==> ember <==
// pokey_advanced
module pokey_advanced (
    input clk,               
    input enable_179mhz,     
    input reset_n,           
    input [3:0] addr,        
    input [7:0] din,         
    input we,                
    output reg audio_pwm     
);
make LEC_CHECK=0 CAP_MARGIN=0 CORE_MARGIN=2 CORE_UTILIZATION=65 SETUP_SLACK_MARGIN=1.02 SLEW_MARGIN=20 finish   # period 4.12 ns
run.sh (not shown) runs the stock make flow with config.mk's settings and CLKGATE_MAP_FILE=.
==> xenon (differences from ember) <==
--- a/flow/config.mk
+++ b/flow/config.mk
@@ -7,6 +7,7 @@
 export LEC_CHECK = 0
-export CAP_MARGIN = 0
+export CAP_MARGIN = 20
+export CORE_ASPECT_RATIO = 0.5
 export CORE_MARGIN = 2
-export CORE_UTILIZATION = 65
-export SETUP_SLACK_MARGIN = 1.02
+export CORE_UTILIZATION = 68
 export SLEW_MARGIN = 20
+export TNS_END_PERCENT = 20
==> flow/constraint.sdc (replaced) <==
create_clock -name core_clock -period 6.0 [get_ports {clk}]
set_input_delay 1.2000 -clock core_clock [delete_from_list [all_inputs] [get_ports {clk}]]
set_output_delay 1.2000 -clock core_clock [all_outputs]
set_load 0.01 [all_outputs]
==> lagoon (differences from ember) <==
--- a/flow/config.mk
+++ b/flow/config.mk
@@ -7,6 +7,8 @@
 export LEC_CHECK = 0
-export CAP_MARGIN = 0
+export ABC_AREA = 1
+export CAP_MARGIN = 20
 export CORE_MARGIN = 2
-export CORE_UTILIZATION = 65
-export SETUP_SLACK_MARGIN = 1.02
+export CORE_UTILIZATION = 59
+export CTS_CLUSTER_DIAMETER = 387
+export CTS_CLUSTER_SIZE = 100
 export SLEW_MARGIN = 20
==> flow/constraint.sdc (replaced) <==
create_clock -name core_clock -period 4.01 [get_ports {clk}]
set_input_delay 0.8020 -clock core_clock [delete_from_list [all_inputs] [get_ports {clk}]]
set_output_delay 0.8020 -clock core_clock [all_outputs]
set_load 0.01 [all_outputs]
==> garnet (differences from ember) <==
--- a/flow/config.mk
+++ b/flow/config.mk
@@ -7,6 +7,8 @@
 export LEC_CHECK = 0
-export CAP_MARGIN = 0
+export CAP_MARGIN = 20
 export CORE_MARGIN = 2
-export CORE_UTILIZATION = 65
-export SETUP_SLACK_MARGIN = 1.02
+export CORE_UTILIZATION = 72
+export CTS_CLUSTER_SIZE = 14
+export PLACE_DENSITY_LB_ADDON = 0.01
+export SETUP_SLACK_MARGIN = -0.07
 export SLEW_MARGIN = 20
==> flow/constraint.sdc (replaced) <==
create_clock -name core_clock -period 2.89 [get_ports {clk}]
set_input_delay 0.5780 -clock core_clock [delete_from_list [all_inputs] [get_ports {clk}]]
set_output_delay 0.5780 -clock core_clock [all_outputs]
set_load 0.01 [all_outputs]
==> results <==
Design area, highest first: lagoon, garnet, ember, xenon. Combinational power: lagoon > garnet > ember > xenon. Between lagoon and ember, the lower critical path depth is in lagoon (gap 4). ember finished but fails on negative setup slack. xenon passed the timing, design-rule and antenna checks. garnet ran to the end with violations: negative setup slack. lagoon completed without violations. Power: garnet is larger than xenon (100%).

==> build 55: inputs <==
==> flow/design.v <==
module pokey_advanced (
    input clk,               
    input enable_179mhz,     
    input reset_n,           
    input [3:0] addr,        
    input [7:0] din,         
    input we,                
    output reg audio_pwm     
);
    reg [7:0] audf [0:3];  
    reg [7:0] audc [0:3];  
    reg [7:0] audctl;      
    reg [3:0]  poly4;
    reg [4:0]  poly5;
    reg [16:0] poly17; 
    reg [15:0] counter [0:3]; 
    reg [3:0]  chan_out;    
    reg [4:0] count_64k;    
    reg [6:0] count_15k;    
    reg tick_64khz;
    reg tick_15khz;
    always @(posedge clk) begin
        tick_64khz <= 0;
        tick_15khz <= 0;
        if (!reset_n) begin
            count_64k <= 0;
            count_15k <= 0;
        end else if (enable_179mhz) begin
            if (count_64k == 27) begin  
                count_64k <= 0;
                tick_64khz <= 1;
            end else begin
                count_64k <= count_64k + 1;
            end
            if (count_15k == 113) begin  
                count_15k <= 0;
                tick_15khz <= 1;
            end else begin
                count_15k <= count_15k + 1;
            end
        end
    end
    always @(posedge clk) begin
        if (!reset_n) begin
            audctl <= 0;
            audc[0]<=0; audc[1]<=0; audc[2]<=0; audc[3]<=0;
            audf[0]<=0; audf[1]<=0; audf[2]<=0; audf[3]<=0;
        end else if (we) begin
            case (addr)
                0: audf[0] <= din;
                1: audc[0] <= din;
                2: audf[1] <= din;
                3: audc[1] <= din;
                4: audf[2] <= din;
                5: audc[2] <= din;
                6: audf[3] <= din;
                7: audc[3] <= din;
                8: audctl <= din;
            endcase
        end
    end
    wire p4_next = !(poly4[3] ^ poly4[2]);
    wire p5_next = !(poly5[4] ^ poly5[2]);
    wire p17_next = !(poly17[16] ^ poly17[4]);
    always @(posedge clk) begin
        if (!reset_n) begin
            poly4 <= 4'b1011;
            poly5 <= 5'b10101;
            poly17 <= 17'b10101010101010101;
        end else if (enable_179mhz) begin
            poly4 <= {poly4[2:0], p4_next};
            poly5 <= {poly5[3:0], p5_next};
            poly17 <= {poly17[15:0], p17_next};
        end
    end
    wire link_12 = audctl[4];
    wire link_34 = audctl[3];
    wire use_15khz = audctl[0];  
    integer i;
    reg channel_tick;  
    always @(posedge clk) begin
        if (!reset_n) begin
            counter[0] <= 0; counter[1] <= 0; counter[2] <= 0; counter[3] <= 0;
            chan_out <= 0;
        end else
        for (i=0; i<4; i=i+1) begin
            channel_tick = (use_15khz) ? tick_15khz : tick_64khz;
            if (i == 0 && audctl[6]) channel_tick = enable_179mhz;
            if (i == 2 && audctl[5]) channel_tick = enable_179mhz;
            if (channel_tick) begin
                if (!((i==1 && link_12) || (i==3 && link_34))) begin
                    if (counter[i] == 0) begin
                        if (i==0 && link_12) 
                            counter[i] <= {audf[1], audf[0]}; 
                        else if (i==2 && link_34) 
                            counter[i] <= {audf[3], audf[2]}; 
                        else 
                            counter[i] <= audf[i];
                        case (audc[i][7:5])
                            3'b000: chan_out[i] <= poly17[16] && poly5[4];  
                            3'b001: chan_out[i] <= poly5[4];                
                            3'b010: chan_out[i] <= poly17[16] && poly5[4]; 
                            3'b011: chan_out[i] <= poly5[4];               
                            3'b100: chan_out[i] <= poly17[16];              
                            3'b101: chan_out[i] <= ~chan_out[i];            
                            3'b110: chan_out[i] <= poly17[16];             
                            3'b111: chan_out[i] <= ~chan_out[i];            
                        endcase
                    end else begin
                        counter[i] <= counter[i] - 1;
                    end
                end
            end
        end
    end
    reg [5:0] mixed_audio; 
    integer k;
    always @(*) begin
        mixed_audio = 0;
        for (k=0; k<4; k=k+1) begin
            if (chan_out[k]) begin
                mixed_audio = mixed_audio + audc[k][3:0];
            end
        end
    end
    reg [5:0] pwm_counter;
    always @(posedge clk) begin
        if (!reset_n) begin
            pwm_counter <= 0;
            audio_pwm <= 0;
        end else begin
            pwm_counter <= pwm_counter + 1;
            audio_pwm <= (pwm_counter < mixed_audio);
        end
    end
endmodule
==> flow/run.sh <==
#!/bin/bash
# the make line also repeats each setting of config.mk as NAME=value (left out here)
make -C /OpenROAD-flow-scripts/flow DESIGN_CONFIG=/design/flow/config.mk WORK_HOME=/design/flow/orfs CLKGATE_MAP_FILE= finish
==> flow/config.mk <==
export PLATFORM = sky130hd
export DESIGN_NAME = pokey_advanced
export DESIGN_NICKNAME = pokey_advanced
export VERILOG_FILES = /design/flow/design.v
export SDC_FILE = /design/flow/constraint.sdc
export NUM_CORES = 4
export LEC_CHECK = 0
export ABC_AREA = 1
export CAP_MARGIN = 40
export CORE_MARGIN = 2
export CORE_UTILIZATION = 72
export CTS_CLUSTER_DIAMETER = 386
export CTS_CLUSTER_SIZE = 14
export HOLD_SLACK_MARGIN = 0.29
export PLACE_DENSITY_LB_ADDON = 0.19
export SETUP_SLACK_MARGIN = -0.29
export SLEW_MARGIN = 20
==> flow/constraint.sdc <==
create_clock -name core_clock -period 2.89 [get_ports {clk}]
set_input_delay 0.5780 -clock core_clock [delete_from_list [all_inputs] [get_ports {clk}]]
set_output_delay 0.5780 -clock core_clock [all_outputs]
set_load 0.01 [all_outputs]
==> build 22: changes against build 55 <==
==> flow/config.mk (replaced) <==
export PLATFORM = sky130hd
export DESIGN_NAME = pokey_advanced
export DESIGN_NICKNAME = pokey_advanced
export VERILOG_FILES = /design/flow/design.v
export SDC_FILE = /design/flow/constraint.sdc
export NUM_CORES = 4
export LEC_CHECK = 0
export ABC_AREA = 1
export CAP_MARGIN = 20
export CORE_MARGIN = 2
export CORE_UTILIZATION = 72
export PLACE_DENSITY = 0.42
export SLEW_MARGIN = 20
==> flow/constraint.sdc (replaced) <==
create_clock -name core_clock -period 2.97 [get_ports {clk}]
set_input_delay 0.5940 -clock core_clock [delete_from_list [all_inputs] [get_ports {clk}]]
set_output_delay 0.5940 -clock core_clock [all_outputs]
set_load 0.01 [all_outputs]
==> comparison table <==
Status: build 22 failed layout checks; build 55 failed layout checks
Reasons for failing layout checks: build 22 negative setup slack; build 55 negative setup slack
Signed area change from the synthesized netlist to the final layout: build 22 14.0%; build 55 14.1%
Crit share post-route: build 22 1.22; build 55 1.25
Fmax: build 22 276 MHz; build 55 277 MHz
Setup Total Neg Slack: build 22 -0.658 ns; build 55 -0.719 ns
Power consumed by combinational cells: build 22 609 uW; build 55 622 uW
Count of fill cells added during filler insertion: build 22 812; build 55 739
Final Instance Area: build 22 10300 sq um; build 55 10300 sq um
Number of design-rule violations left by the first detailed-router iteration: build 22 980; build 55 1024
Post-Route Skew: build 22 0.0114 ns; build 55 0.00701 ns
Overall via count from detail_route: build 22 8900; build 55 9037
Transition time at the pin with the least slew margin: build 22 1.02 ns; build 55 0.821 ns
Shortest clock period the worst path allows after layout: build 22 3.63 ns; build 55 3.61 ns
Number of cells on the critical path: build 22 23; build 55 20
Crit path DAT: build 22 3.99 ns; build 55 3.98 ns
Ratio of routed vias to standard cells: build 22 5.72; build 55 5.80
Seq power: build 22 2430 uW; build 55 2500 uW
Clock share of power: build 22 0.438; build 55 0.434
Met2 GRT Util: build 22 0.562; build 55 0.584
Remaining max-slew budget at the tightest pin: build 22 0.317; build 55 0.450
Combined area of the multi-input logic cells: build 22 4930 sq um; build 55 4950 sq um
Clock-cell share: build 22 0.0605; build 55 0.0592
Power and IR drop assume default switching activity.
